--- flow/design.v ---
`timescale 1ns / 1ps
module alu_top (
    input  logic        clk,
    input  logic [31:0] op1,
    input  logic [31:0] op2,
    input  logic [3:0]  alu_ctrl,
    output logic [31:0] alu_result,
    output logic        zero
    );
logic [31:0] op1_q;
logic [31:0] op2_q;
logic [3:0]  alu_ctrl_q;
logic [31:0] result_d;
logic        zero_d;
always_ff @(posedge clk)
begin
    op1_q      <= op1;
    op2_q      <= op2;
    alu_ctrl_q <= alu_ctrl;
    alu_result <= result_d;
    zero       <= zero_d;
end
alu computation (
    .op1(op1_q),
    .op2(op2_q),
    .alu_ctrl(alu_ctrl_q),
    .alu_result(result_d),
    .zero(zero_d)
    );
endmodule

`timescale 1ns / 1ps
module alu (
    input logic [31:0] op1,
    input logic [31:0] op2,
    input logic [3:0] alu_ctrl,
    output logic [31:0] alu_result,
    output logic zero
    );
logic [31:0]add_result;
logic [31:0]sub_result;
logic [31:0]and_result;
logic [31:0]or_result;
logic [31:0]xor_result;
logic [31:0]sll_result;
logic [31:0]srl_result;
logic [31:0]sra_result;
logic [31:0]slt_result;
logic [31:0]sltu_result;
assign add_result = op1 + op2 ;
assign sub_result = op1 - op2 ;
assign or_result  = op1 | op2 ; 
assign and_result = op1 & op2 ;
assign xor_result  = op1 ^ op2 ;
assign sll_result  = op1 << op2 ;
assign srl_result  = op1 >> op2 ;
assign sra_result  = $signed(op1) >>> op2 ;
assign slt_result  = ($signed(op1) < $signed(op2)) ? 1 : 0 ;
assign sltu_result  = (op1 < op2) ? 1 : 0 ;
always@(*)
begin
    case(alu_ctrl)
       4'b0000: alu_result = add_result ;
       4'b1000: alu_result = sub_result ;
       4'b0001: alu_result = sll_result ;
       4'b0010: alu_result = slt_result ;
       4'b0011: alu_result = sltu_result ;
       4'b0100: alu_result = xor_result ;
       4'b0101: alu_result = srl_result ;
       4'b1101: alu_result = sra_result ;
       4'b0110: alu_result = or_result ;
       4'b0111: alu_result = and_result ;
       default: alu_result = 32'b0 ;
    endcase
end
assign zero = (alu_result == 0)? 1 : 0 ;    
endmodule
--- flow/run.sh ---
#!/bin/bash
# the make line also repeats each setting of config.mk as NAME=value (left out here)
make -C /OpenROAD-flow-scripts/flow DESIGN_CONFIG=/design/flow/config.mk WORK_HOME=/design/flow/orfs CLKGATE_MAP_FILE= finish
--- flow/config.mk ---
export PLATFORM = sky130hd
export DESIGN_NAME = alu_top
export DESIGN_NICKNAME = alu_top
export VERILOG_FILES = /design/flow/design.v
export SDC_FILE = /design/flow/constraint.sdc
export NUM_CORES = 4
export LEC_CHECK = 0
export CAP_MARGIN = 20
export CORE_MARGIN = 2
export CORE_UTILIZATION = 66
export SETUP_SLACK_MARGIN = 1.44
export SLEW_MARGIN = 20
--- flow/constraint.sdc ---
create_clock -name core_clock -period 5.82 [get_ports {clk}]
set_input_delay 1.1640 -clock core_clock [delete_from_list [all_inputs] [get_ports {clk}]]
set_output_delay 1.1640 -clock core_clock [all_outputs]
set_load 0.01 [all_outputs]
==> flow_summary.json, run 1 <==
{
  "status": "no timing/DRC/antenna violations",
  "finalSetupViolations": 0,
  "die_x_um": 141,
  "die_y_um": 141,
  "drv_cap": 0,
  "synth-area-yosys_um2": 12300,
  "cts_max_path_buffers": 2,
  "p_leak_uw": 0.00576,
  "die-area_um2": 19700,
  "cts_tree": "done",
  "grt_pass1_wl_um": 88700,
  "cp_max_fo": 10,
  "slew_headroom": 0.194,
  "grt_start_max_net_pins": 42,
  "row_count": 49,
  "cp.arrival_ps": 5600,
  "first_global_vias": 14914,
  "power_frac_comb": 0.445,
  "path_buffers": 1,
  "top_cell": "nor2_1",
  "num_antenna_cells": 0,
  "drv_slew": 0,
  "p_sw_uw": 1140,
  "crit_path_end_kind": "flop",
  "dp_hpwl_um": 42100,
  "skew_ps": 14.8,
  "avgSynthCellArea_um2": 7.54,
  "finalWirelength_um": 62100,
  "io_pins": 102,
  "ys_ff": 101,
  "hold_class": "reg2reg",
  "fin_nets": 1877,
  "tool_warnings": 96,
  "fin_tns_setup_ps": 0,
  "h-tree-depth": 3,
  "synth_area_um2": 12300,
  "ir_worst_vdd_v": 0.000153,
  "yosysWarnings": 2,
  "postRouteAntennaNets": 0,
  "place.gp.congestion": 1.24,
  "syn_inst": 1631,
  "via_per_inst": 8.37,
  "period_minus_slack_ps": 5300,
  "port_buffers": 101,
  "core_area_um2": 18100,
  "cpLargestDelayFamily": "simple AND/OR/NAND/NOR gates",
  "logic_family": "AND-OR/OR-AND gates",
  "hold_viol": 0,
  "antenna_found_initial": 2,
  "power_uw": 2700,
  "clkSlewWorstSetupHoldPaths_ps": 90,
  "ys_sh_simple": 0.195,
  "fmax_ghz": 0.189,
  "rsz0062_at_grt": "true",
  "area_growth_pct": 17.5,
  "async_flop_share": 0,
  "path_cells": "inv_1, ha_1, nand2b_1, a21oi_1, a211oi_4, o21ai_0, xnor2_1, nor2_1, nor4_1, nand3_1, or4_4, or4_1, or4b_1, nor3_2",
  "hold_path.startpoint": "op2_q[5]$_DFF_P_",
  "cp_slowest_stage_delay_ps": 770,
  "fin_util": 0.796,
  "r2r_start": "op1_q[6]$_DFF_P_",
  "path_class": "reg2reg",
  "p_int_uw": 1560,
  "hold-path-endpoint": "alu_result[24]$_DFF_P_",
  "grt_overflow": 0,
  "pg_clk_uw": 677,
  "start_kind": "flop",
  "area_leaders": "dfxtp_1 (16%), ha_1 (9.9%), mux4_2 (7.7%)",
  "crit_required_ps": 6120,
  "r2r_slack_ps": 520,
  "placed_area_um2": 13700,
  "drt_iter0_markers": 4361,
  "fillers": 1219,
  "floorplan.nets": 1799,
  "design_area_um2": 14400,
  "clkSinkCount": 101,
  "cts_made_buffers": 9,
  "grt_usage": 0.587,
  "switching_share": 0.423,
  "power_sequential_uw": 821,
  "flop_cell": "dfxtp_1",
  "fp_util": 0.678,
  "crit_slowest_cell": "a21oi_1",
  "tightest_slew_ps": 1200,
  "top_area_cell": "dfxtp_1",
  "top_cell_area_share": 0.164,
  "synthTopCellsByCount": "nor2_1 (157), a21oi_1 (133), nand2_1 (124)",
  "wl_per_cell_um": 32.0,
  "power_leader": "combinational cells",
  "mux_share": 0.144,
  "reg2reg_to": "zero$_DFF_P_",
  "post-route-period-util": 0.911,
  "first_pass_iters": 20,
  "ys_cells": 1631,
  "p_clk_frac": 0.251,
  "seq_power_share": 0.304,
  "cts_root_buffer": "clkbuf_16",
  "vias": 16270,
  "synth-adder-area-share": 0.102,
  "worst-path-stages": 14,
  "clock_latency_ps": 380,
  "synth_seq_share": 0.164,
  "yosys.cell_types.count": 87,
  "aoi_share": 0.304,
  "synth-edff-count": 0,
  "synth_xor_xnor_area_share": 0.0150,
  "crit_path_start": "op1_q[6]$_DFF_P_",
  "crit_path_end": "zero$_DFF_P_",
  "hold_path_depth": 3,
  "cellPowerDensity_nw_per_um2": 187,
  "drcViolationCount": 0,
  "p_comb_uw": 1200,
  "reg2reg_depth": 14
}
[through the flow]
step                      std cells  setup slack [ps]  hold slack (ps)
after global placement         1902               714              785
after detailed placement       1902               601              802
after global routing           1943               676              788
after floorplan                1631              1240              675
final                          1943               520              809
after CTS                      1935              1010              755
[metal layers]
metal | vias up | GRT usage | wire, um
met3 | 787 | 0.298 | 11300
met5 | - | 0.00501 | 40
met1 | 7220 | 0.668 | 19700
met4 | 2 | 0.462 | 7640
li1 | 6283 | - | -
met2 | 1978 | 0.828 | 23500
[repair_timing]
item / 4_1_cts / 5_1_grt
resized: 37 / 19
endpoints found under the setup margin: 1 / 1
setup buffers: 17 / 8
gates cloned: 0 / 0
pin swaps: 8 / 3
hold buffers: 0 / 0
[area by class of cell]
cell class | count | area (um2) | share of cell area
clock buffer | 9 | 225 | 0.0156
clock inverter | 7 | 87.6 | 0.00606
inverter | 98 | 373 | 0.0258
multi-input combinational | 1297 | 9610 | 0.665
sequential | 101 | 2050 | 0.142
tap | 229 | 287 | 0.0198
timing repair buffer | 202 | 1810 | 0.125
==> run 2, diff against run 1 <==
Settings changed: ABC_AREA set to 1, CORE_UTILIZATION 66 to 63, CTS_CLUSTER_DIAMETER set to 267, CTS_CLUSTER_SIZE set to 98, PLACE_DENSITY set to 0.42, SETUP_SLACK_MARGIN 1.44 to not set.
Clock period 5.82 ns to 3.45 ns, I/O delays scaled along.
==> flow_summary.json, run 2 <==
{
  "status": "complete, but fails checks",
  "so_faults": "setup timing",
  "power_sequential_uw": 1330,
  "wl_per_cell_um": 21.8,
  "switching_share": 0.436,
  "vias": 17023,
  "worst_slack_ps": -89.7,
  "grt_usage": 0.524,
  "hold_path.startpoint": "op2[6]",
  "top_cell_area_share": 0.216,
  "cts_max_path_buffers": 2,
  "seq_power_share": 0.315,
  "row_count": 51,
  "aoi_share": 0.160,
  "design_area_um2": 14400,
  "reg2reg_to": "zero$_DFF_P_",
  "top_cell": "nand2_1",
  "h-tree-depth": 3,
  "async_flop_share": 0,
  "yosysWarnings": 2,
  "synth_area_um2": 12500,
  "power_leader": "combinational cells",
  "grt_start_max_net_pins": 86,
  "path_buffers": 1,
  "grt_pass1_wl_um": 82500,
  "pg_clk_uw": 1030,
  "synthTopCellsByCount": "nand2_1 (718), nand3_1 (388), nor2_1 (190)",
  "num_antenna_cells": 0,
  "cp_max_fo": 5,
  "io_pins": 102,
  "drcViolationCount": 0,
  "postRouteAntennaNets": 0,
  "drv_cap": 0,
  "synth_seq_share": 0.162,
  "hold_buffers": 0,
  "tightest_slew_ps": 929,
  "skew_ps": 16.8,
  "synth-edff-count": 0,
  "p_clk_frac": 0.244,
  "via_per_inst": 6.60,
  "drv_slew": 0,
  "antenna_found_initial": 2,
  "cpLargestDelayFamily": "simple AND/OR/NAND/NOR gates",
  "ir_worst_vdd_v": 0.000251,
  "hold_path_depth": 1,
  "die-area_um2": 20900,
  "ys_ff": 101,
  "crit_path_end": "zero$_DFF_P_",
  "cts_tree": "done",
  "hold-path-endpoint": "op2_q[6]$_DFF_P_",
  "cpMostUsedCell": "nand2_2",
  "first_global_vias": 14534,
  "p_sw_uw": 1840,
  "crit_path_end_kind": "flop",
  "cp.arrival_ps": 3840,
  "clkSinkCount": 101,
  "die_x_um": 145,
  "grt_overflow": 0,
  "synth_xor_xnor_area_share": 0.00422,
  "area_leaders": "nand2_1 (22%), dfxtp_1 (16%), nand3_1 (16%)",
  "area_growth_pct": 15.3,
  "r2r_start": "op1_q[0]$_DFF_P_",
  "slew_headroom": 0.380,
  "cp_slowest_stage_delay_ps": 380,
  "finalWirelength_um": 56100,
  "path_class": "reg2reg",
  "finalSetupViolations": 1,
  "die_y_um": 145,
  "synth-adder-area-share": 0.101,
  "floorplan.nets": 2405,
  "ys_cells": 2237,
  "cellPowerDensity_nw_per_um2": 293,
  "crit_required_ps": 3750,
  "p_comb_uw": 1860,
  "r2r_slack_ps": -90,
  "core_area_um2": 19500,
  "period_minus_slack_ps": 3540,
  "syn_inst": 2237,
  "drt_iter0_markers": 3965,
  "start_kind": "flop",
  "crit_path_start": "op1_q[0]$_DFF_P_",
  "place.gp.congestion": 1.23,
  "logic_family": "simple AND/OR/NAND/NOR gates",
  "ys_sh_simple": 0.472,
  "cts_root_buffer": "clkbuf_16",
  "hold_class": "in2reg",
  "reg2reg_depth": 21,
  "hold_slack_ps": 748,
  "port_buffers": 101,
  "synth-area-yosys_um2": 12500,
  "p_leak_uw": 0.00710,
  "yosys.cell_types.count": 53,
  "crit_slowest_cell": "dfxtp_4",
  "fin_util": 0.738,
  "post-route-period-util": 1.03,
  "top_area_cell": "nand2_1",
  "cts_made_buffers": 9,
  "power_frac_comb": 0.441,
  "clkSlewWorstSetupHoldPaths_ps": 90,
  "placed_area_um2": 13800,
  "hold_viol": 0,
  "dp_hpwl_um": 42300,
  "path_cells": "inv_1, ha_1, fa_2, or2_4, o21ai_4, nand2_2, nand2_2, nand3_1, nand2_2, nand2_2, nand2_2, nand2_1, nand3_1, nand3_2, a21oi_4, nand4_1, nor2_2, nand2_1, nor2_1, nand2_1, nor2_1",
  "worst-path-stages": 21,
  "first_pass_iters": 20,
  "fmax_ghz": 0.283,
  "fp_util": 0.640,
  "mux_share": 0,
  "clock_latency_ps": 370,
  "avgSynthCellArea_um2": 5.57,
  "p_int_uw": 2380,
  "flop_cell": "dfxtp_1",
  "tool_warnings": 93,
  "fin_nets": 2478
}
[run 2: area by class of cell]
cell class,instances,area (um2)
multi-input combinational,1824,9390
fill,1711,5100
sequential,101,2030
timing repair buffer,167,1540
inverter,207,777
tap,265,332
clock buffer,9,225
clock inverter,7,67.6
[run 2: repair_timing]
| item | in CTS | in global routing |
|---|---|---|
| pin swaps | 0 | 9 |
| setup buffers | 0 | 11 |
| setup endpoints to repair | 1 | 6 |
| gates cloned | 0 | 0 |
| resized | 1 | 59 |
| hold endpoints to repair | 0 | 0 |
[run 2: metal layers]
| metal | routed length [um] | GRT usage | share of wire | vias up |
|---|---|---|---|---|
| li1 | - | - | - | 7562 |
| met3 | 10900 | 0.273 | 0.19 | 488 |
| met2 | 20300 | 0.683 | 0.36 | 1668 |
| met1 | 19600 | 0.664 | 0.35 | 7299 |
| met4 | 5260 | 0.337 | 0.094 | 6 |
| met5 | 89 | 0.0201 | 0.0016 | - |
[run 2: per-stage QoR]
stage                     cells  total power [uW]  TNS [ps]  setup WS [ps]
after detailed placement   2553              3000         0           15.1
final                      2580              4210     -89.7          -89.7
after floorplan            2237              2390         0            413
after global placement     2553              2980         0           55.1
after CTS                  2569              4020         0           41.5
after global routing       2580              4370     -75.8          -75.8
==> run 3, diff against run 2 <==
Settings changed: ABC_AREA 1 to not set, CORE_UTILIZATION 63 to 40, CTS_CLUSTER_DIAMETER 267 to 272, PLACE_DENSITY 0.42 to 0.6, TNS_END_PERCENT set to 20.
Clock period 3.45 ns to 7.0 ns, I/O delays scaled along.
==> flow_summary.json, run 3 <==
{
  "status": "no timing/DRC/antenna violations",
  "mux_share": 0.144,
  "drv_slew": 0,
  "crit_path_start": "op2_q[2]$_DFF_P_",
  "hold_path_depth": 3,
  "grt_start_max_net_pins": 61,
  "grt_usage": 0.400,
  "worst-path-stages": 14,
  "clkSlewWorstSetupHoldPaths_ps": 70,
  "area_leaders": "dfxtp_1 (16%), ha_1 (9.9%), mux4_2 (7.7%)",
  "synth-edff-count": 0,
  "hold-path-endpoint": "alu_result[29]$_DFF_P_",
  "start_kind": "flop",
  "dp_hpwl_um": 50600,
  "area_growth_pct": 14.3,
  "antenna_found_initial": 7,
  "first_pass_iters": 7,
  "tightest_slew_ps": 1130,
  "p_clk_frac": 0.279,
  "final_cells": 2067,
  "p_sw_uw": 883,
  "drcViolationCount": 0,
  "p_int_uw": 1330,
  "first_global_vias": 13158,
  "ys_sh_simple": 0.195,
  "cp_max_fo": 36,
  "crit_required_ps": 7320,
  "r2r_start": "op2_q[2]$_DFF_P_",
  "drv_cap": 0,
  "cp_slowest_stage_delay_ps": 740,
  "flop_cell": "dfxtp_1",
  "crit_slowest_cell": "a211oi_1",
  "clock_latency_ps": 390,
  "seq_power_share": 0.316,
  "ir_worst_vdd_v": 0.000131,
  "synth-adder-area-share": 0.102,
  "cts-resized-gates": 0,
  "crit_path_end": "zero$_DFF_P_",
  "tool_warnings": 91,
  "avgSynthCellArea_um2": 7.54,
  "pg_clk_uw": 619,
  "yosysWarnings": 2,
  "dp_cells": 2050,
  "die_y_um": 179,
  "cts_root_buffer": "clkbuf_16",
  "finalSetupViolations": 0,
  "synth_seq_share": 0.164,
  "syn_inst": 1631,
  "aoi_share": 0.304,
  "cts_setup_buffers": 0,
  "cts_tree": "done",
  "power_leader": "combinational cells",
  "synth-area-yosys_um2": 12300,
  "top_area_cell": "dfxtp_1",
  "fp_util": 0.404,
  "cpMostUsedCell": "or4_1",
  "fmax_ghz": 0.167,
  "p_leak_uw": 0.00552,
  "synth_area_um2": 12300,
  "reg2reg_depth": 14,
  "die-area_um2": 32200,
  "yosys.cell_types.count": 87,
  "path_buffers": 1,
  "cts_max_path_buffers": 2,
  "finalWirelength_um": 64300,
  "synthTopCellsByCount": "nor2_1 (157), a21oi_1 (133), nand2_1 (124)",
  "floorplan.nets": 1799,
  "cpLargestDelayFamily": "simple AND/OR/NAND/NOR gates",
  "slew_headroom": 0.240,
  "power_sequential_uw": 701,
  "io_pins": 102,
  "reg2reg_to": "zero$_DFF_P_",
  "p_comb_uw": 897,
  "cts_made_buffers": 9,
  "synth_xor_xnor_area_share": 0.0150,
  "cellPowerDensity_nw_per_um2": 158,
  "vias": 14335,
  "wl_per_cell_um": 31.1,
  "rsz0062_at_grt": "false",
  "power_frac_comb": 0.405,
  "post-route-period-util": 0.854,
  "path_cells": "inv_2, ha_1, nor2_1, o221ai_1, a211oi_1, nor3_1, xnor2_1, o22ai_1, nand4b_1, or4b_2, or4_1, or4_1, or4b_1, nor3_2",
  "die_x_um": 179,
  "period_minus_slack_ps": 5980,
  "core_area_um2": 30400,
  "grt_pass1_wl_um": 92300,
  "top_cell": "nor2_1",
  "place.gp.congestion": 1.09,
  "grt_overflow": 0,
  "crit_path_end_kind": "flop",
  "row_count": 64,
  "clkSinkCount": 101,
  "ys_cells": 1631,
  "switching_share": 0.398,
  "async_flop_share": 0,
  "path_class": "reg2reg",
  "fin_tns_setup_ps": 0,
  "fillers": 3153,
  "top_cell_area_share": 0.164,
  "hold_buffers": 0,
  "hold_path.startpoint": "alu_ctrl_q[2]$_DFF_P_",
  "hold_viol": 0,
  "logic_family": "AND-OR/OR-AND gates",
  "r2r_slack_ps": 1020,
  "fin_nets": 1833,
  "cp.arrival_ps": 6300,
  "port_buffers": 101,
  "hold_class": "reg2reg",
  "via_per_inst": 6.94,
  "hold_slack_ps": 972,
  "ys_ff": 101,
  "fin_util": 0.462,
  "skew_ps": 11.7,
  "postRouteAntennaNets": 0,
  "h-tree-depth": 3,
  "drt_iter0_markers": 2122
}
-- run 3: routing by layer --
layer | GRT usage | wire length [um] | up-vias
met3 | 0.0724 | 7030 | 169
met2 | 0.609 | 27900 | 989
met5 | 0 | 27 | -
met1 | 0.556 | 26600 | 6976
li1 | - | - | 6197
met4 | 0.167 | 2740 | 4
-- run 3: through the flow --
step	worst slack [ps]	cell area (um2)	total power, uW
3_5_place_dp	1340	13700	1570
4_1_cts	1280	14100	2190
5_1_grt	926	14100	2290
6_report	1020	14100	2220
3_3_place_gp	1340	13700	1570
2_1_floorplan	1590	12300	1220
-- run 3: final cells by class --
class	instances	area, um2	area share
well taps	396	495	0.0353
inverters	98	368	0.0262
diodes	1	2.50	0.000178
multi-input cells	1297	9360	0.666
repair buffers	158	1450	0.103
flip-flops and latches	101	2030	0.145
clock inverters	5	105	0.00748
clock buffers	11	243	0.0173
==> run 4, diff against run 3 <==
Settings changed: ABC_AREA set to 0, CAP_MARGIN 20 to 5, CORE_UTILIZATION 40 to 66, CTS_CLUSTER_DIAMETER 272 to 27, CTS_CLUSTER_SIZE 98 to not set, HOLD_SLACK_MARGIN set to -0.08, MAX_ROUTING_LAYER set to met4, MIN_ROUTING_LAYER set to met1, PLACE_DENSITY 0.6 to not set, SETUP_SLACK_MARGIN set to -0.06, TNS_END_PERCENT 20 to not set.
Clock period 7.0 ns to 4.64 ns, I/O delays scaled along.
==> flow_summary.json, run 4 <==
{
  "synth_seq_share": 0.164,
  "core_area_um2": 18100,
  "syn_inst": 1631,
  "dp_worst_setup_slack_ps": -321,
  "area_leaders": "dfxtp_1 (16%), ha_1 (9.9%), mux4_2 (7.7%)",
  "top_area_cell": "dfxtp_1",
  "async_flop_share": 0,
  "dp_hpwl_um": 44100,
  "ys_cells": 1631,
  "cts_root_buffer": "clkbuf_16",
  "grt_usage": 0.680,
  "top_cell_area_share": 0.164,
  "clkSinkCount": 101,
  "port_buffers": 101,
  "synth_area_um2": 12300,
  "row_count": 49,
  "synth-edff-count": 0,
  "grt_overflow": 5,
  "aoi_share": 0.304,
  "place.gp.congestion": 1.45,
  "top_cell": "nor2_1",
  "floorplan.nets": 1799,
  "synthTopCellsByCount": "nor2_1 (157), a21oi_1 (133), nand2_1 (124)",
  "flow.stopped_at": "global routing",
  "error_line": "[ERROR GRT-0232] Routing congestion too high. Check the congestion heatmap in the GUI.",
  "hold_buffers": 0,
  "flop_cell": "dfxtp_1",
  "mux_share": 0.144,
  "synth-area-yosys_um2": 12300,
  "die_y_um": 141,
  "logic_family": "AND-OR/OR-AND gates",
  "die-area_um2": 19700,
  "cts_max_path_buffers": 2,
  "synth_xor_xnor_area_share": 0.0150,
  "h-tree-depth": 3,
  "avgSynthCellArea_um2": 7.54,
  "fp_util": 0.678,
  "io_pins": 102,
  "ys_ff": 101,
  "yosysWarnings": 2,
  "placed_area_um2": 15400,
  "status": "did not finish",
  "ys_sh_simple": 0.195,
  "cts_made_buffers": 9,
  "dp_cells": 2121,
  "synth-adder-area-share": 0.102,
  "die_x_um": 141,
  "yosys.cell_types.count": 87
}
==> run 4: routing by layer <==
| metal | track usage | overflow |
|---|---|---|
| met1 | 0.700 | 0 |
| met2 | 0.842 | 2 |
| met3 | 0.479 | 0 |
| met4 | 0.613 | 3 |
| met5 | - | - |
==> run 4: per-stage QoR <==
| stage | utilization | hold slack (ps) |
|---|---|---|
| 3_3_place_gp | 0.848 | 917 |
| 4_1_cts | 0.869 | 937 |
| 2_1_floorplan | - | 675 |
| 3_5_place_dp | 0.848 | 927 |
==> run 4: repair_timing <==
action / in CTS
setup buffers: 2
resized: 19
pin swaps: 6
setup endpoints to repair: 1
hold endpoints to repair: 0
==> run 5, diff against run 4 <==
Settings changed: ABC_AREA 0 to 1, CAP_MARGIN 5 to 20, CELL_PAD_IN_SITES_DETAIL_PLACEMENT set to 1, CELL_PAD_IN_SITES_GLOBAL_PLACEMENT set to 0, CORE_ASPECT_RATIO set to 1.15, CORE_MARGIN 2 to 8, CORE_UTILIZATION 66 to 40, CTS_CLUSTER_DIAMETER 27 to 243, GPL_TIMING_DRIVEN set to 0, HOLD_SLACK_MARGIN -0.08 to not set, MAX_ROUTING_LAYER met4 to met5, SETUP_SLACK_MARGIN -0.06 to 1.51, SLEW_MARGIN 20 to 15, TNS_END_PERCENT set to 80.
Clock period 4.64 ns to 9.1 ns, I/O delays scaled along.
==> flow_summary.json, run 5 <==
{
  "status": "no timing/DRC/antenna violations",
  "syn_inst": 2237,
  "grt_pass1_wl_um": 116000,
  "cts_setup_buffers": 0,
  "yosys.cell_types.count": 53,
  "area_leaders": "nand2_1 (22%), dfxtp_1 (16%), nand3_1 (16%)",
  "top_cell_area_share": 0.216,
  "tightest_slew_ps": 1030,
  "finalSetupViolations": 0,
  "cts_root_buffer": "clkbuf_16",
  "crit_slowest_cell": "clkbuf_1",
  "fp_util": 0.404,
  "cts_tree": "done",
  "cellPowerDensity_nw_per_um2": 118,
  "row_count": 69,
  "cpMostUsedCell": "nand2_1",
  "synth-edff-count": 0,
  "cp.arrival_ps": 5890,
  "synth_seq_share": 0.162,
  "aoi_share": 0.160,
  "seq_power_share": 0.304,
  "cts_max_path_buffers": 2,
  "path_class": "reg2reg",
  "area_growth_pct": 14.6,
  "core_area_um2": 30800,
  "period_minus_slack_ps": 5540,
  "path_buffers": 3,
  "vias": 17713,
  "synth_area_um2": 12500,
  "synthTopCellsByCount": "nand2_1 (718), nand3_1 (388), nor2_1 (190)",
  "h-tree-depth": 3,
  "rsz0062_at_grt": "false",
  "ys_sh_simple": 0.472,
  "antenna_found_initial": 10,
  "p_comb_uw": 742,
  "p_leak_uw": 0.00699,
  "port_buffers": 101,
  "cts_made_buffers": 9,
  "flop_area_um2": 2020,
  "clkSlewWorstSetupHoldPaths_ps": 90,
  "cp_max_fo": 11,
  "hold_path.startpoint": "alu_ctrl_q[1]$_DFF_P_",
  "grt_start_max_net_pins": 21,
  "grt_overflow": 0,
  "hold_class": "reg2reg",
  "first_pass_iters": 6,
  "flop_cell": "dfxtp_1",
  "clkSinkCount": 101,
  "ys_cells": 2237,
  "cp_slowest_stage_delay_ps": 760,
  "worst-path-stages": 24,
  "synth-adder-area-share": 0.101,
  "fmax_ghz": 0.180,
  "cts-resized-gates": 0,
  "fin_tns_setup_ps": 0,
  "fin_nets": 2517,
  "reg2reg_to": "zero$_DFF_P_",
  "logic_area_um2": 9190,
  "pg_clk_uw": 432,
  "die_x_um": 181,
  "r2r_slack_ps": 3560,
  "p_clk_frac": 0.256,
  "drt_iter0_markers": 2236,
  "skew_ps": 19.7,
  "place.gp.congestion": 1.13,
  "power_frac_comb": 0.440,
  "logic_family": "simple AND/OR/NAND/NOR gates",
  "r2r_start": "op2_q[2]$_DFF_P_",
  "p_int_uw": 886,
  "async_flop_share": 0,
  "start_kind": "flop",
  "p_sw_uw": 800,
  "via_per_inst": 6.45,
  "drv_slew": 0,
  "reg2reg_depth": 24,
  "io_pins": 102,
  "top_cell": "nand2_1",
  "switching_share": 0.474,
  "post-route-period-util": 0.609,
  "drcViolationCount": 0,
  "dp_hpwl_um": 64400,
  "ys_ff": 101,
  "hold_slack_ps": 816,
  "slew_headroom": 0.295,
  "crit_path_start": "op2_q[2]$_DFF_P_",
  "die-area_um2": 37100,
  "power_leader": "combinational cells",
  "grt_usage": 0.424,
  "clock_latency_ps": 400,
  "crit_required_ps": 9440,
  "die_y_um": 205,
  "crit_path_end_kind": "flop",
  "crit_path_end": "zero$_DFF_P_",
  "yosysWarnings": 2,
  "top_area_cell": "nand2_1",
  "ir_worst_vdd_v": 0.0000732,
  "tool_warnings": 91,
  "avgSynthCellArea_um2": 5.57,
  "mux_share": 0,
  "hold_path_depth": 4,
  "synth-area-yosys_um2": 12500,
  "hold_buffers": 0,
  "floorplan.nets": 2405,
  "drv_cap": 0,
  "first_global_vias": 17620,
  "wl_per_cell_um": 29.4,
  "hold_viol": 0,
  "power_sequential_uw": 512,
  "synth_xor_xnor_area_share": 0.00422,
  "postRouteAntennaNets": 0,
  "finalWirelength_um": 80700,
  "path_cells": "clkinv_1, clkbuf_1, clkbuf_1, ha_1, or2_1, o21ai_2, nand2_1, nand2_1, nand3_1, nand2_2, nand2_2, nand2_2, nand3_1, nand2_1, nand2_1, nand3_1, nand2_1, nor2_1, nand2_1, nor2_1, nand3_1, nor2_1, nand2_1, nor2_1",
  "cpLargestDelayFamily": "simple AND/OR/NAND/NOR gates",
  "fillers": 4424,
  "hold-path-endpoint": "alu_result[0]$_DFF_P_"
}
run 5: area by class of cell:
| type | instances | area share |
|---|---|---|
| clock inverters | 7 | 0.00552 |
| diodes | 4 | 0.000701 |
| repair buffers | 101 | 0.0708 |
| multi-input cells | 1824 | 0.644 |
| plain buffers | 105 | 0.0329 |
| well taps | 390 | 0.0342 |
| inverters | 207 | 0.0544 |
| flip-flops and latches | 101 | 0.142 |
| clock buffers | 9 | 0.0158 |
run 5: metrics by stage:
stage	cells	util	worst slack (ps)	total power, uW	area (um2)
after CTS	2744	0.463	4010	1640	14300
after global routing	2744	0.463	3430	1740	14300
final	2748	0.463	3560	1690	14300
after floorplan	2237	-	6060	907	12500
after global placement	2728	0.453	4110	1200	14000
after detailed placement	2728	0.453	4030	1220	14000
run 5: per-layer routing:
metal  global-route usage  vias up  wire (um)
met2                0.691     1228      36200
met1                0.453     8395      27600
met5                    0        -         76
met3                0.113      432       8530
li1                     -     7646          -
met4                0.380       12       8340
==> run 6, diff against run 5 <==
Settings changed: ABC_AREA 1 to not set, CELL_PAD_IN_SITES_DETAIL_PLACEMENT 1 to not set, CORE_ASPECT_RATIO 1.15 to not set, CTS_CLUSTER_DIAMETER 243 to not set, GPL_TIMING_DRIVEN 0 to not set, MAX_ROUTING_LAYER met5 to met4, SETUP_SLACK_MARGIN 1.51 to not set, SLEW_MARGIN 15 to 20, TNS_END_PERCENT 80 to 65.
==> flow_summary.json, run 6 <==
{
  "status": "no timing/DRC/antenna violations",
  "ys_sh_simple": 0.195,
  "first_pass_iters": 7,
  "postRouteAntennaNets": 0,
  "hold_path.startpoint": "alu_ctrl_q[3]$_DFF_P_",
  "cts_root_buffer": "clkbuf_16",
  "fin_nets": 1812,
  "cts_made_buffers": 9,
  "pg_clk_uw": 398,
  "worst-path-stages": 15,
  "synth-area-yosys_um2": 12300,
  "top_area_cell": "dfxtp_1",
  "cpLargestDelayFamily": "simple AND/OR/NAND/NOR gates",
  "hold_path_depth": 3,
  "crit_path_end_kind": "flop",
  "die_y_um": 191,
  "path_cells": "buf_4, clkinv_1, ha_1, inv_1, a2111oi_0, a211oi_1, nor3_1, xnor2_1, o22ai_1, nand4b_1, or4b_2, or4_1, or4_1, or4b_1, nor3_2",
  "cts_tree": "done",
  "fin_util": 0.454,
  "yosys.cell_types.count": 87,
  "ys_ff": 101,
  "clock_latency_ps": 390,
  "clkSlewWorstSetupHoldPaths_ps": 80,
  "start_kind": "flop",
  "path_buffers": 3,
  "cpMostUsedCell": "or4_1",
  "finalSetupViolations": 0,
  "place.gp.congestion": 1.10,
  "avgSynthCellArea_um2": 7.54,
  "power_uw": 1620,
  "fin_tns_setup_ps": 0,
  "logic_area_um2": 9360,
  "skew_ps": 13.1,
  "hold-path-endpoint": "alu_result[17]$_DFF_P_",
  "fillers": 3124,
  "synth-edff-count": 0,
  "slew_headroom": 0.130,
  "vias": 14168,
  "tool_warnings": 91,
  "die_x_um": 191,
  "reg2reg_depth": 15,
  "p_clk_frac": 0.246,
  "cp_max_fo": 17,
  "cp.arrival_ps": 6560,
  "port_buffers": 101,
  "p_int_uw": 945,
  "synth_xor_xnor_area_share": 0.0150,
  "finalWirelength_um": 64500,
  "p_sw_uw": 672,
  "top_cell_area_share": 0.164,
  "period_minus_slack_ps": 6250,
  "h-tree-depth": 3,
  "cts_max_path_buffers": 2,
  "drcViolationCount": 0,
  "cellPowerDensity_nw_per_um2": 117,
  "floorplan.nets": 1799,
  "mux_share": 0.144,
  "hold_class": "reg2reg",
  "yosysWarnings": 2,
  "worst_slack_ps": 2850,
  "wl_per_cell_um": 31.5,
  "drt_iter0_markers": 2135,
  "hold_viol": 0,
  "grt_overflow": 0,
  "clkSinkCount": 101,
  "async_flop_share": 0,
  "ys_cells": 1631,
  "crit_slowest_cell": "or4b_2",
  "cts-resized-gates": 0,
  "core_area_um2": 30400,
  "fmax_ghz": 0.160,
  "drv_slew": 0,
  "tightest_slew_ps": 1270,
  "aoi_share": 0.304,
  "row_count": 64,
  "seq_power_share": 0.336,
  "synth-adder-area-share": 0.102,
  "crit_path_end": "zero$_DFF_P_",
  "dp_hpwl_um": 49800,
  "path_class": "reg2reg",
  "grt_start_max_net_pins": 62,
  "r2r_start": "op2_q[5]$_DFF_P_",
  "synthTopCellsByCount": "nor2_1 (157), a21oi_1 (133), nand2_1 (124)",
  "post-route-period-util": 0.686,
  "area_leaders": "dfxtp_1 (16%), ha_1 (9.9%), mux4_2 (7.7%)",
  "via_per_inst": 6.92,
  "power_sequential_uw": 544,
  "cts_setup_buffers": 0,
  "logic_family": "AND-OR/OR-AND gates",
  "crit_required_ps": 9410,
  "syn_inst": 1631,
  "hold_buffers": 0,
  "antenna_found_initial": 2,
  "reg2reg_to": "zero$_DFF_P_",
  "flop_area_um2": 2030,
  "grt_usage": 0.352,
  "r2r_slack_ps": 2850,
  "die-area_um2": 36600,
  "dp_worst_setup_slack_ps": 2990,
  "cp_slowest_stage_delay_ps": 700,
  "rsz0062_at_grt": "false",
  "grt_pass1_wl_um": 92400,
  "power_frac_comb": 0.417,
  "p_leak_uw": 0.00539,
  "synth_seq_share": 0.164,
  "top_cell": "nor2_1",
  "fp_util": 0.404,
  "switching_share": 0.416,
  "crit_path_start": "op2_q[5]$_DFF_P_",
  "io_pins": 102,
  "ir_worst_vdd_v": 0.0000971,
  "drv_cap": 0,
  "p_comb_uw": 675,
  "flop_cell": "dfxtp_1",
  "area_growth_pct": 12.4,
  "synth_area_um2": 12300,
  "power_leader": "combinational cells",
  "first_global_vias": 13114
}
[run 6: layout make-up]
cell class | count | share of cell area
antenna | 2 | 0.000362
clock buffer | 12 | 0.0185
clock inverter | 4 | 0.00217
inverter | 98 | 0.0266
multi-input combinational | 1297 | 0.677
sequential | 101 | 0.147
tap | 396 | 0.0358
timing repair buffer | 137 | 0.0926
[run 6: layer usage]
metal  GRT usage  share of wire  vias up
met1       0.463           0.41     6797
met3      0.0730           0.11      191
met2       0.514           0.43     1031
met5           -              0        -
met4       0.152          0.047        0
li1            -              -     6149
[run 6: through the flow]
stage	instances	cell area, um2	hold slack (ps)
6_report	2047	13800	909
5_1_grt	2046	13800	933
4_1_cts	2045	13800	891
3_5_place_dp	2029	13500	885
3_3_place_gp	2029	13500	883
2_1_floorplan	1631	12300	675
==> run 7, diff against run 6 <==
Settings changed: CELL_PAD_IN_SITES_GLOBAL_PLACEMENT 0 to not set, CORE_MARGIN 8 to 2, CORE_UTILIZATION 40 to 72, CTS_CLUSTER_DIAMETER set to 317, CTS_CLUSTER_SIZE set to 34, MAX_ROUTING_LAYER met4 to not set, MIN_ROUTING_LAYER met1 to not set, PLACE_DENSITY set to 0.65, SETUP_SLACK_MARGIN set to -0.36, TNS_END_PERCENT 65 to not set.
Clock period 9.1 ns to 4.7 ns, I/O delays scaled along.
==> flow_summary.json, run 7 <==
{
  "status": "did not finish",
  "flow.stopped_at": "global routing",
  "error_line": "[ERROR GRT-0116] Global routing finished with congestion. Check the congestion regions in the DRC Viewer.",
  "mux_share": 0.144,
  "core_area_um2": 16600,
  "dp_worst_setup_slack_ps": -567,
  "io_pins": 102,
  "h-tree-depth": 3,
  "die_y_um": 135,
  "cts_max_path_buffers": 2,
  "top_cell": "nor2_1",
  "flop_cell": "dfxtp_1",
  "top_cell_area_share": 0.164,
  "grt_overflow": 868,
  "yosys.cell_types.count": 87,
  "die-area_um2": 18100,
  "synth_area_um2": 12300,
  "ys_cells": 1631,
  "floorplan.nets": 1799,
  "synth_xor_xnor_area_share": 0.0150,
  "logic_family": "AND-OR/OR-AND gates",
  "synth_seq_share": 0.164,
  "syn_inst": 1631,
  "synth-edff-count": 0,
  "avgSynthCellArea_um2": 7.54,
  "top_area_cell": "dfxtp_1",
  "dp_hpwl_um": 49200,
  "ys_sh_simple": 0.195,
  "grt_usage": 0.947,
  "place.gp.congestion": 1.46,
  "cts_root_buffer": "clkbuf_16",
  "synth-adder-area-share": 0.102,
  "port_buffers": 101,
  "fp_util": 0.739,
  "die_x_um": 135,
  "area_leaders": "dfxtp_1 (16%), ha_1 (9.9%), mux4_2 (7.7%)",
  "aoi_share": 0.304,
  "synthTopCellsByCount": "nor2_1 (157), a21oi_1 (133), nand2_1 (124)",
  "synth-area-yosys_um2": 12300,
  "ys_ff": 101,
  "row_count": 47,
  "async_flop_share": 0,
  "clkSinkCount": 101,
  "cts_made_buffers": 9,
  "yosysWarnings": 2
}
-- run 7: timing repair --
item                       in CTS
hold buffers                    0
gates resized                  25
buffers inserted                9
setup endpoints to repair       1
pin swaps                       7
cloned                          1
-- run 7: metrics by stage --
stage / power (uW) / setup TNS, ps / instances / cell area (um2) / util
after detailed placement: 2520 / -567 / 2114 / 15300 / 0.922
after CTS: 3320 / -326 / 2137 / 15800 / 0.949
after global placement: 2430 / -234 / 2114 / 15300 / 0.922
after floorplan: 1820 / -318 / 1631 / 12300 / -
-- run 7: metal layers --
metal  track usage  overflow
met4          1.02       255
met5         0.703        17
met1         0.886        51
met2          1.10       481
met3         0.829        64
==> run 8, diff against run 7 <==
Settings changed: ABC_AREA set to 0, CAP_MARGIN 20 to 5, CELL_PAD_IN_SITES_GLOBAL_PLACEMENT set to 1, CORE_ASPECT_RATIO set to 1.35, CORE_MARGIN 2 to 5, CORE_UTILIZATION 72 to 17, CTS_CLUSTER_DIAMETER 317 to not set, CTS_CLUSTER_SIZE 34 to not set, GPL_ROUTABILITY_DRIVEN set to 1, GPL_TIMING_DRIVEN set to 0, HOLD_SLACK_MARGIN set to 0.23, MIN_ROUTING_LAYER set to met1, PLACE_DENSITY 0.65 to 0.66, SETUP_SLACK_MARGIN -0.36 to 0.61, TNS_END_PERCENT set to 60.
Clock period 4.7 ns to 4.87 ns, I/O delays scaled along.
==> flow_summary.json, run 8 <==
{
  "status": "complete, but fails checks",
  "cellPowerDensity_nw_per_um2": 210,
  "synth-edff-count": 0,
  "row_count": 114,
  "first_global_vias": 15008,
  "clkSinkCount": 101,
  "p_sw_uw": 1540,
  "core_area_um2": 71700,
  "crit_path_start": "op1_q[28]$_DFF_P_",
  "cp_max_fo": 10,
  "grt_pass1_wl_um": 125000,
  "hold_path_depth": 3,
  "avgSynthCellArea_um2": 7.54,
  "flop_cell": "dfxtp_1",
  "ir_worst_vdd_v": 0.000146,
  "p_clk_frac": 0.233,
  "placed_area_um2": 14700,
  "top_cell_area_share": 0.164,
  "design_area_um2": 16200,
  "cts_root_buffer": "clkbuf_16",
  "reg2reg_to": "zero$_DFF_P_",
  "crit_required_ps": 5200,
  "r2r_slack_ps": -360,
  "cts_tree": "done",
  "top_usage_layer": "met2",
  "async_flop_share": 0,
  "floorplan.nets": 1799,
  "first_pass_iters": 6,
  "skew_ps": 21.8,
  "syn_inst": 1631,
  "hold_class": "reg2reg",
  "aoi_share": 0.304,
  "ys_ff": 101,
  "fmax_ghz": 0.191,
  "grt_usage": 0.228,
  "io_pins": 102,
  "crit_slowest_cell": "mux4_2",
  "power_leader": "combinational cells",
  "fillers": 7920,
  "synth_seq_share": 0.164,
  "logic_family": "AND-OR/OR-AND gates",
  "die_y_um": 323,
  "hold-path-endpoint": "alu_result[27]$_DFF_P_",
  "h-tree-depth": 3,
  "hold_slack_ps": 889,
  "rsz0062_at_grt": "true",
  "switching_share": 0.452,
  "post-route-period-util": 1.07,
  "dp_hpwl_um": 74700,
  "mux_share": 0.144,
  "power_frac_comb": 0.477,
  "drv_cap": 0,
  "yosysWarnings": 2,
  "postRouteAntennaNets": 0,
  "crit_path_end_kind": "flop",
  "port_buffers": 101,
  "drv_slew": 0,
  "tool_warnings": 94,
  "so_faults": "setup timing",
  "die-area_um2": 77900,
  "grt_overflow": 0,
  "final_cells": 2726,
  "cp.arrival_ps": 5560,
  "synth_area_um2": 12300,
  "synth_xor_xnor_area_share": 0.0150,
  "finalSetupViolations": 1,
  "vias": 15100,
  "dp_cells": 2663,
  "drcViolationCount": 0,
  "power_sequential_uw": 986,
  "top_area_cell": "dfxtp_1",
  "synth-adder-area-share": 0.102,
  "cpLargestDelayFamily": "simple AND/OR/NAND/NOR gates",
  "cp_slowest_stage_delay_ps": 590,
  "fin_nets": 1959,
  "pg_clk_uw": 795,
  "start_kind": "flop",
  "path_class": "reg2reg",
  "period_minus_slack_ps": 5230,
  "p_leak_uw": 0.00605,
  "wl_per_cell_um": 34.0,
  "die_x_um": 242,
  "r2r_start": "op1_q[28]$_DFF_P_",
  "cts_max_path_buffers": 2,
  "area_leaders": "dfxtp_1 (16%), ha_1 (9.9%), mux4_2 (7.7%)",
  "cpMostUsedCell": "or4_4",
  "p_int_uw": 1860,
  "via_per_inst": 5.54,
  "grt_use_met2": 0.401,
  "power_uw": 3400,
  "clock_latency_ps": 410,
  "ys_cells": 1631,
  "hold_path.startpoint": "op2_q[5]$_DFF_P_",
  "slew_headroom": 0.274,
  "clkSlewWorstSetupHoldPaths_ps": 90,
  "fp_util": 0.171,
  "place.gp.congestion": 1.01,
  "grtUsageMet3": 0.0330,
  "worst-path-stages": 13,
  "hold_buffers": 0,
  "path_cells": "clkbuf_2, mux2_2, mux4_2, o32ai_4, nor4_1, a311oi_2, or4b_4, or4_4, or3_4, or4_4, or4_4, or4b_4, nor3_2",
  "seq_power_share": 0.290,
  "worst_slack_ps": -358,
  "path_buffers": 1,
  "area_growth_pct": 32.1,
  "reg2reg_depth": 13,
  "met1_usage": 0.245,
  "finalWirelength_um": 92600,
  "yosys.cell_types.count": 87,
  "drt_iter0_markers": 1465,
  "synth-area-yosys_um2": 12300,
  "antenna_found_initial": 5,
  "p_comb_uw": 1620,
  "top_cell": "nor2_1",
  "ys_sh_simple": 0.195,
  "synthTopCellsByCount": "nor2_1 (157), a21oi_1 (133), nand2_1 (124)",
  "cts_made_buffers": 9,
  "tightest_slew_ps": 1080,
  "crit_path_end": "zero$_DFF_P_",
  "hold_viol": 0,
  "grt_start_max_net_pins": 21
}
-- run 8: final cells by class --
type                       count  area, um2  area share
antenna                        2       5.00    0.000308
buffer                       135        892      0.0549
clock buffer                   9        225      0.0139
clock inverter                 7       75.1     0.00462
inverter                      98        399      0.0246
multi-input combinational   1297      10000       0.617
sequential                   101       2070       0.127
tap                          928       1160      0.0715
timing repair buffer         149       1400      0.0860
-- run 8: what timing repair did --
item / in CTS / in global routing
pin swaps: 20 / 17
endpoints found under the setup margin: 28 / 13
gates cloned: 0 / 1
setup buffers: 31 / 13
gates resized: 191 / 76
-- run 8: metrics by stage --
stage | setup TNS (ps) | util | setup slack (ps)
after floorplan | 0 | - | 292
after global placement | -25400 | 0.204 | -2830
after detailed placement | -14000 | 0.205 | -2380
after CTS | -385 | 0.222 | -385
after global routing | -432 | 0.226 | -432
final | -358 | 0.226 | -358
-- run 8: metal layers --
| metal | vias up | part of all wire |
|---|---|---|
| li1 | 6442 | - |
| met1 | 7504 | 0.36 |
| met2 | 865 | 0.48 |
| met3 | 283 | 0.053 |
| met4 | 6 | 0.10 |
| met5 | - | 0.00050 |
==> run 9, diff against run 8 <==
Settings changed: ABC_AREA 0 to not set, CAP_MARGIN 5 to 20, CELL_PAD_IN_SITES_GLOBAL_PLACEMENT 1 to not set, CORE_ASPECT_RATIO 1.35 to not set, CORE_MARGIN 5 to 2, CORE_UTILIZATION 17 to 63, GPL_ROUTABILITY_DRIVEN 1 to not set, GPL_TIMING_DRIVEN 0 to not set, HOLD_SLACK_MARGIN 0.23 to not set, MIN_ROUTING_LAYER met1 to not set, PLACE_DENSITY 0.66 to 0.6, SETUP_SLACK_MARGIN 0.61 to not set, TNS_END_PERCENT 60 to not set.
Clock period 4.87 ns to 6.09 ns, I/O delays scaled along.
==> flow_summary.json, run 9 <==
{
  "status": "no timing/DRC/antenna violations",
  "avgSynthCellArea_um2": 7.54,
  "p_sw_uw": 1010,
  "grt_usage": 0.556,
  "die_y_um": 144,
  "grt_overflow": 0,
  "hold_viol": 0,
  "top_cell": "nor2_1",
  "power_frac_comb": 0.431,
  "clock_latency_ps": 370,
  "fin_nets": 1844,
  "syn_inst": 1631,
  "hold_path_depth": 2,
  "clkSlewWorstSetupHoldPaths_ps": 80,
  "ys_sh_simple": 0.195,
  "cts_setup_buffers": 0,
  "hold-path-endpoint": "alu_result[17]$_DFF_P_",
  "synth_seq_share": 0.164,
  "synth-adder-area-share": 0.102,
  "cts_root_buffer": "clkbuf_16",
  "rsz0062_at_grt": "false",
  "h-tree-depth": 3,
  "drv_cap": 0,
  "io_pins": 102,
  "vias": 15290,
  "path_cells": "buf_4, mux2i_1, o21ai_1, a221oi_1, o21bai_1, a211oi_1, o211ai_1, or4_1, or3_1, or4_1, or4_1, or4b_1, nor3_2",
  "drcViolationCount": 0,
  "tool_warnings": 93,
  "first_global_vias": 13644,
  "slew_headroom": 0.147,
  "post-route-period-util": 0.942,
  "mux_share": 0.144,
  "cp_slowest_stage_delay_ps": 880,
  "hold_path.startpoint": "alu_ctrl_q[3]$_DFF_P_",
  "crit_path_end_kind": "flop",
  "hold_slack_ps": 887,
  "fmax_ghz": 0.174,
  "path_buffers": 1,
  "drv_slew": 0,
  "period_minus_slack_ps": 5730,
  "power_leader": "combinational cells",
  "via_per_inst": 7.86,
  "hold_class": "reg2reg",
  "seq_power_share": 0.327,
  "crit_slowest_cell": "a221oi_1",
  "cp_max_fo": 34,
  "synth-area-yosys_um2": 12300,
  "port_buffers": 101,
  "crit_path_end": "zero$_DFF_P_",
  "num_antenna_cells": 0,
  "skew_ps": 11.0,
  "yosys.cell_types.count": 87,
  "cts_max_path_buffers": 2,
  "cellPowerDensity_nw_per_um2": 175,
  "row_count": 51,
  "finalWirelength_um": 58800,
  "power_sequential_uw": 796,
  "area_leaders": "dfxtp_1 (16%), ha_1 (9.9%), mux4_2 (7.7%)",
  "top_area_cell": "dfxtp_1",
  "synth-edff-count": 0,
  "switching_share": 0.416,
  "cts-resized-gates": 0,
  "p_comb_uw": 1050,
  "aoi_share": 0.304,
  "grt_start_max_net_pins": 63,
  "first_pass_iters": 17,
  "ys_cells": 1631,
  "wl_per_cell_um": 30.2,
  "ir_worst_vdd_v": 0.000149,
  "fin_util": 0.720,
  "floorplan.nets": 1799,
  "reg2reg_to": "zero$_DFF_P_",
  "tightest_slew_ps": 1280,
  "p_clk_frac": 0.242,
  "crit_path_start": "op2_q[1]$_DFF_P_",
  "cts_tree": "done",
  "crit_required_ps": 6390,
  "pg_clk_uw": 589,
  "reg2reg_depth": 13,
  "grt_pass1_wl_um": 85000,
  "async_flop_share": 0,
  "ys_ff": 101,
  "synth_area_um2": 12300,
  "top_cell_area_share": 0.164,
  "cts_made_buffers": 9,
  "synth_xor_xnor_area_share": 0.0150,
  "place.gp.congestion": 1.24,
  "r2r_slack_ps": 360,
  "die_x_um": 144,
  "yosysWarnings": 2,
  "synthTopCellsByCount": "nor2_1 (157), a21oi_1 (133), nand2_1 (124)",
  "core_area_um2": 19300,
  "cp.arrival_ps": 6030,
  "logic_family": "AND-OR/OR-AND gates",
  "cpMostUsedCell": "or4_1",
  "finalSetupViolations": 0,
  "p_leak_uw": 0.00554,
  "drt_iter0_markers": 3159,
  "path_class": "reg2reg",
  "worst-path-stages": 13,
  "fp_util": 0.636,
  "area_growth_pct": 13.2,
  "dp_hpwl_um": 44800,
  "start_kind": "flop",
  "die-area_um2": 20700,
  "hold_buffers": 0,
  "fin_tns_setup_ps": 0,
  "cpLargestDelayFamily": "simple AND/OR/NAND/NOR gates",
  "postRouteAntennaNets": 0,
  "clkSinkCount": 101,
  "p_int_uw": 1420,
  "flop_cell": "dfxtp_1",
  "antenna_found_initial": 1,
  "r2r_start": "op2_q[1]$_DFF_P_"
}
run 9: metal layers:
layer / global-route usage / vias up / wire, um
li1: - / 6214 / -
met1: 0.660 / 6874 / 19500
met2: 0.780 / 1688 / 22700
met3: 0.273 / 510 / 10600
met4: 0.376 / 4 / 5840
met5: 0.0576 / - / 112
run 9: stage by stage:
stage | cell area (um2) | power (uW) | setup slack [ps] | std cells
after floorplan | 12300 | 1400 | 682 | 1631
after global placement | 13600 | 1760 | 577 | 1930
after detailed placement | 13600 | 1780 | 634 | 1930
after CTS | 13900 | 2350 | 625 | 1946
after global routing | 13900 | 2490 | 300 | 1946
final | 13900 | 2430 | 355 | 1946
run 9: final cells by class:
| class | count | area (um2) |
|---|---|---|
| multi-input combinational | 1297 | 9360 |
| clock inverter | 5 | 43.8 |
| fill | 1552 | 5410 |
| sequential | 101 | 2040 |
| timing repair buffer | 169 | 1530 |
| inverter | 98 | 368 |
| tap | 265 | 332 |
| clock buffer | 11 | 243 |
==> run 10, diff against run 9 <==
Settings changed: CAP_MARGIN 20 to 5, CORE_UTILIZATION 63 to 72, CTS_CLUSTER_DIAMETER set to 101, CTS_CLUSTER_SIZE set to 34, PLACE_DENSITY 0.6 to 0.65.
Clock period 6.09 ns to 4.1 ns, I/O delays scaled along.
==> flow_summary.json, run 10 <==
{
  "avgSynthCellArea_um2": 7.54,
  "die-area_um2": 18100,
  "synthTopCellsByCount": "nor2_1 (157), a21oi_1 (133), nand2_1 (124)",
  "ys_cells": 1631,
  "floorplan.nets": 1799,
  "synth_area_um2": 12300,
  "area_leaders": "dfxtp_1 (16%), ha_1 (9.9%), mux4_2 (7.7%)",
  "port_buffers": 101,
  "flop_cell": "dfxtp_1",
  "synth_seq_share": 0.164,
  "die_x_um": 135,
  "place.gp.congestion": 1.48,
  "top_cell_area_share": 0.164,
  "mux_share": 0.144,
  "ys_ff": 101,
  "synth-adder-area-share": 0.102,
  "core_area_um2": 16600,
  "yosys.cell_types.count": 87,
  "die_y_um": 135,
  "synth-edff-count": 0,
  "status": "did not finish",
  "yosysWarnings": 2,
  "io_pins": 102,
  "flow.stopped_at": "detailed placement",
  "async_flop_share": 0,
  "fp_util": 0.739,
  "ys_sh_simple": 0.195,
  "syn_inst": 1631,
  "top_area_cell": "dfxtp_1",
  "row_count": 47,
  "top_cell": "nor2_1",
  "aoi_share": 0.304,
  "error_line": "Error: detail_place.tcl, 38 bad optional access",
  "logic_family": "AND-OR/OR-AND gates",
  "synth_xor_xnor_area_share": 0.0150,
  "synth-area-yosys_um2": 12300
}
run 10: through the flow:
| stage | power [uW] | hold slack, ps |
|---|---|---|
| 2_1_floorplan | 2100 | 675 |
| 3_3_place_gp | 2940 | 929 |
==> run 11, diff against run 10 <==
Settings changed: ABC_AREA set to 0, CAP_MARGIN 5 to 40, CELL_PAD_IN_SITES_GLOBAL_PLACEMENT set to 1, CORE_ASPECT_RATIO set to 0.5, CORE_UTILIZATION 72 to 23, CTS_CLUSTER_DIAMETER 101 to 267, CTS_CLUSTER_SIZE 34 to 96, GPL_ROUTABILITY_DRIVEN set to 0, HOLD_SLACK_MARGIN set to 0.23, MIN_ROUTING_LAYER set to met1, PLACE_DENSITY 0.65 to not set, PLACE_DENSITY_LB_ADDON set to 0.24, SETUP_SLACK_MARGIN set to -0.06, TNS_END_PERCENT set to 40.
Clock period 4.1 ns to 8.94 ns, I/O delays scaled along.
==> flow_summary.json, run 11 <==
{
  "first_global_vias": 12959,
  "mux_share": 0.144,
  "crit_slowest_cell": "dfxtp_1",
  "ir_worst_vdd_v": 0.0000988,
  "power_leader": "combinational cells",
  "drv_slew": 0,
  "ys_sh_simple": 0.195,
  "path_buffers": 2,
  "ys_cells": 1631,
  "async_flop_share": 0,
  "synth-adder-area-share": 0.102,
  "io_pins": 102,
  "drcViolationCount": 0,
  "p_comb_uw": 710,
  "crit_path_start": "op2_q[5]$_DFF_P_",
  "via_per_inst": 5.94,
  "cts_made_buffers": 9,
  "cts_setup_buffers": 0,
  "dp_hpwl_um": 50700,
  "hold_class": "reg2reg",
  "rsz0062_at_grt": "false",
  "yosys.cell_types.count": 87,
  "hold_path.startpoint": "op2_q[13]$_DFF_P_",
  "cpLargestDelayFamily": "simple AND/OR/NAND/NOR gates",
  "postRouteAntennaNets": 0,
  "area_growth_pct": 16.2,
  "synth-edff-count": 0,
  "port_buffers": 101,
  "wl_per_cell_um": 28.2,
  "core_area_um2": 52400,
  "flop_cell": "dfxtp_1",
  "status": "no timing/DRC/antenna violations",
  "cts_root_buffer": "clkbuf_16",
  "vias": 13982,
  "fin_tns_setup_ps": 0,
  "r2r_start": "op2_q[5]$_DFF_P_",
  "synth_seq_share": 0.164,
  "fp_util": 0.235,
  "slew_headroom": 0.335,
  "clkSlewWorstSetupHoldPaths_ps": 80,
  "h-tree-depth": 3,
  "clock_latency_ps": 390,
  "cellPowerDensity_nw_per_um2": 118,
  "clkSinkCount": 101,
  "pg_clk_uw": 435,
  "finalSetupViolations": 0,
  "start_kind": "flop",
  "top_area_cell": "dfxtp_1",
  "synthTopCellsByCount": "nor2_1 (157), a21oi_1 (133), nand2_1 (124)",
  "path_class": "reg2reg",
  "die_y_um": 168,
  "hold_viol": 0,
  "p_leak_uw": 0.00544,
  "reg2reg_depth": 14,
  "finalWirelength_um": 66400,
  "skew_ps": 16.8,
  "fin_nets": 1818,
  "num_antenna_cells": 0,
  "p_int_uw": 994,
  "p_clk_frac": 0.257,
  "aoi_share": 0.304,
  "top_cell": "nor2_1",
  "yosysWarnings": 2,
  "path_cells": "clkinv_1, ha_1, inv_1, a2111oi_0, a211oi_1, nor3_1, xnor2_1, o22ai_1, nand4b_1, or4b_2, or4_1, or4_1, or4b_1, nor3_2",
  "design_area_um2": 14300,
  "synth-area-yosys_um2": 12300,
  "cts-resized-gates": 0,
  "synth_xor_xnor_area_share": 0.0150,
  "crit_path_end_kind": "flop",
  "tool_warnings": 91,
  "avgSynthCellArea_um2": 7.54,
  "first_pass_iters": 8,
  "grt_pass1_wl_um": 94600,
  "fmax_ghz": 0.156,
  "cp.arrival_ps": 6720,
  "grt_start_max_net_pins": 72,
  "cts_tree": "done",
  "syn_inst": 1631,
  "cpMostUsedCell": "or4_1",
  "fillers": 5768,
  "floorplan.nets": 1799,
  "crit_required_ps": 9260,
  "ys_ff": 101,
  "hold_path_depth": 4,
  "worst-path-stages": 14,
  "p_sw_uw": 696,
  "fin_util": 0.273,
  "post-route-period-util": 0.717,
  "logic_family": "AND-OR/OR-AND gates",
  "grt_overflow": 0,
  "top_cell_area_share": 0.164,
  "seq_power_share": 0.323,
  "tightest_slew_ps": 997,
  "crit_path_end": "zero$_DFF_P_",
  "power_sequential_uw": 546,
  "synth_area_um2": 12300,
  "drt_iter0_markers": 2108,
  "reg2reg_to": "zero$_DFF_P_",
  "die-area_um2": 55500,
  "antenna_found_initial": 2,
  "switching_share": 0.412,
  "power_frac_comb": 0.420,
  "cts_max_path_buffers": 2,
  "die_x_um": 331,
  "cp_slowest_stage_delay_ps": 810,
  "placed_area_um2": 14000,
  "hold-path-endpoint": "alu_result[14]$_DFF_P_",
  "r2r_slack_ps": 2530,
  "cp_max_fo": 17,
  "period_minus_slack_ps": 6410,
  "drv_cap": 0,
  "hold_buffers": 0,
  "area_leaders": "dfxtp_1 (16%), ha_1 (9.9%), mux4_2 (7.7%)",
  "row_count": 59,
  "grt_usage": 0.233
}
-- run 11: metrics by stage --
| step | hold slack (ps) | power, uW | cells | setup WS [ps] |
|---|---|---|---|---|
| 3_5_place_dp | 933 | 1240 | 2336 | 2790 |
| 6_report | 958 | 1690 | 2355 | 2530 |
| 5_1_grt | 1020 | 1770 | 2355 | 2330 |
| 4_1_cts | 949 | 1690 | 2351 | 2750 |
| 2_1_floorplan | 675 | 954 | 1631 | 3530 |
| 3_3_place_gp | 949 | 1240 | 2332 | 2910 |
-- run 11: final cells by class --
type | count | area (um2) | share of cell area
multi-input combinational | 1297 | 9360 | 0.655
inverter | 98 | 368 | 0.0257
clock buffer | 11 | 253 | 0.0177
timing repair buffer | 143 | 1350 | 0.0941
tap | 701 | 877 | 0.0613
clock inverter | 4 | 52.6 | 0.00368
sequential | 101 | 2040 | 0.143
-- run 11: routing by layer --
metal | GRT usage | part of all wire | vias up
li1 | - | - | 6174
met1 | 0.337 | 0.45 | 6810
met2 | 0.326 | 0.41 | 851
met3 | 0.0641 | 0.11 | 147
met4 | 0.0821 | 0.036 | 0
met5 | 0 | 0 | -
==> run 12, diff against run 11 <==
Settings changed: CAP_MARGIN 40 to 35, CELL_PAD_IN_SITES_GLOBAL_PLACEMENT 1 to not set, CORE_ASPECT_RATIO 0.5 to 1.47, CORE_UTILIZATION 23 to 45, CTS_CLUSTER_DIAMETER 267 to not set, CTS_CLUSTER_SIZE 96 to not set, GPL_ROUTABILITY_DRIVEN 0 to not set, HOLD_SLACK_MARGIN 0.23 to not set, PLACE_DENSITY set to 0.41, PLACE_DENSITY_LB_ADDON 0.24 to not set, SETUP_SLACK_MARGIN -0.06 to not set, TNS_END_PERCENT 40 to not set.
Clock period 8.94 ns to 7.0 ns, I/O delays scaled along.
==> flow_summary.json, run 12 <==
{
  "avgSynthCellArea_um2": 7.54,
  "async_flop_share": 0,
  "die_y_um": 204,
  "fin_nets": 1832,
  "cp_slowest_stage_delay_ps": 800,
  "synth_xor_xnor_area_share": 0.0150,
  "flop_cell": "dfxtp_1",
  "crit_path_end": "zero$_DFF_P_",
  "crit_slowest_cell": "dfxtp_1",
  "aoi_share": 0.304,
  "grt_overflow": 0,
  "hold_class": "reg2reg",
  "area_leaders": "dfxtp_1 (16%), ha_1 (9.9%), mux4_2 (7.7%)",
  "first_pass_iters": 6,
  "cpMostUsedCell": "or4_1",
  "fp_util": 0.456,
  "worst-path-stages": 14,
  "switching_share": 0.414,
  "power_leader": "combinational cells",
  "hold_path_depth": 4,
  "p_comb_uw": 893,
  "synth-adder-area-share": 0.102,
  "design_area_um2": 13900,
  "io_pins": 102,
  "drv_slew": 0,
  "grt_pass1_wl_um": 92700,
  "cts_max_path_buffers": 2,
  "fmax_ghz": 0.162,
  "met1_usage": 0.505,
  "r2r_start": "op2_q[5]$_DFF_P_",
  "synth_seq_share": 0.164,
  "core_area_um2": 26900,
  "finalWirelength_um": 63900,
  "wl_per_cell_um": 31.8,
  "pg_clk_uw": 563,
  "crit_path_start": "op2_q[5]$_DFF_P_",
  "p_leak_uw": 0.00550,
  "hold_path.startpoint": "op2_q[3]$_DFF_P_",
  "slew_headroom": 0.288,
  "synth_area_um2": 12300,
  "path_cells": "clkinv_1, ha_1, inv_1, a2111oi_0, a211oi_1, nor3_1, xnor2_1, o22ai_1, nand4b_1, or4b_2, or4_1, or4_1, or4b_1, nor3_2",
  "h-tree-depth": 3,
  "finalSetupViolations": 0,
  "grtUsageMet3": 0.0743,
  "skew_ps": 17.8,
  "place.gp.congestion": 1.15,
  "dp_worst_setup_slack_ps": 1090,
  "r2r_slack_ps": 810,
  "ys_sh_simple": 0.195,
  "power_sequential_uw": 695,
  "hold-path-endpoint": "alu_result[24]$_DFF_P_",
  "mux_share": 0.144,
  "p_int_uw": 1260,
  "die_x_um": 140,
  "drv_cap": 0,
  "top_cell": "nor2_1",
  "placed_area_um2": 13600,
  "synthTopCellsByCount": "nor2_1 (157), a21oi_1 (133), nand2_1 (124)",
  "row_count": 73,
  "ys_cells": 1631,
  "crit_required_ps": 7320,
  "cts_setup_buffers": 0,
  "floorplan.nets": 1799,
  "grt_usage": 0.442,
  "ir_worst_vdd_v": 0.000123,
  "rsz0062_at_grt": "false",
  "logic_family": "AND-OR/OR-AND gates",
  "path_class": "reg2reg",
  "antenna_found_initial": 2,
  "seq_power_share": 0.323,
  "hold_buffers": 0,
  "power_frac_comb": 0.415,
  "grt_start_max_net_pins": 56,
  "ys_ff": 101,
  "hold_viol": 0,
  "tool_warnings": 93,
  "cp.arrival_ps": 6510,
  "yosys.cell_types.count": 87,
  "cts_tree": "done",
  "cts_root_buffer": "clkbuf_16",
  "synth-area-yosys_um2": 12300,
  "reg2reg_to": "zero$_DFF_P_",
  "drt_iter0_markers": 1934,
  "dp_hpwl_um": 48800,
  "p_clk_frac": 0.262,
  "synth-edff-count": 0,
  "period_minus_slack_ps": 6190,
  "postRouteAntennaNets": 0,
  "worst_slack_ps": 812,
  "fin_tns_setup_ps": 0,
  "cts-resized-gates": 0,
  "cpLargestDelayFamily": "simple AND/OR/NAND/NOR gates",
  "syn_inst": 1631,
  "cellPowerDensity_nw_per_um2": 154,
  "port_buffers": 101,
  "tightest_slew_ps": 1070,
  "area_growth_pct": 13.3,
  "start_kind": "flop",
  "clock_latency_ps": 400,
  "status": "no timing/DRC/antenna violations",
  "die-area_um2": 28700,
  "top_usage_layer": "met2",
  "path_buffers": 2,
  "top_area_cell": "dfxtp_1",
  "reg2reg_depth": 14,
  "top_cell_area_share": 0.164,
  "clkSlewWorstSetupHoldPaths_ps": 90,
  "first_global_vias": 13765,
  "post-route-period-util": 0.884,
  "grt_use_met2": 0.718,
  "clkSinkCount": 101,
  "vias": 14400,
  "dp_cells": 1984,
  "cp_max_fo": 17,
  "final_cells": 2007,
  "fillers": 2693,
  "drcViolationCount": 0,
  "crit_path_end_kind": "flop",
  "yosysWarnings": 2,
  "via_per_inst": 7.17,
  "cts_made_buffers": 9,
  "p_sw_uw": 891
}
## run 12: layer usage
metal / up-vias / part of all wire
li1: 6188 / -
met1: 6864 / 0.35
met2: 1020 / 0.46
met3: 324 / 0.090
met4: 4 / 0.10
met5: - / 0.00074
## run 12: area by class of cell
class / count / area, um2 / area share
tap: 337 / 422 / 0.0303
multi-input combinational: 1297 / 9360 / 0.672
clock inverter: 7 / 101 / 0.00727
clock buffer: 9 / 225 / 0.0162
sequential: 101 / 2040 / 0.146
inverter: 98 / 368 / 0.0264
antenna: 1 / 2.50 / 0.000180
timing repair buffer: 157 / 1420 / 0.102
## run 12: through the flow
step / hold WS, ps / power [uW] / utilization
floorplan: 675 / 1220 / -
global placement: 928 / 1550 / 0.504
detailed placement: 916 / 1560 / 0.504
CTS: 938 / 2130 / 0.516
global route: 948 / 2230 / 0.517
finish: 960 / 2150 / 0.517
No activity file was given, so power comes from the tool's default toggle rates.
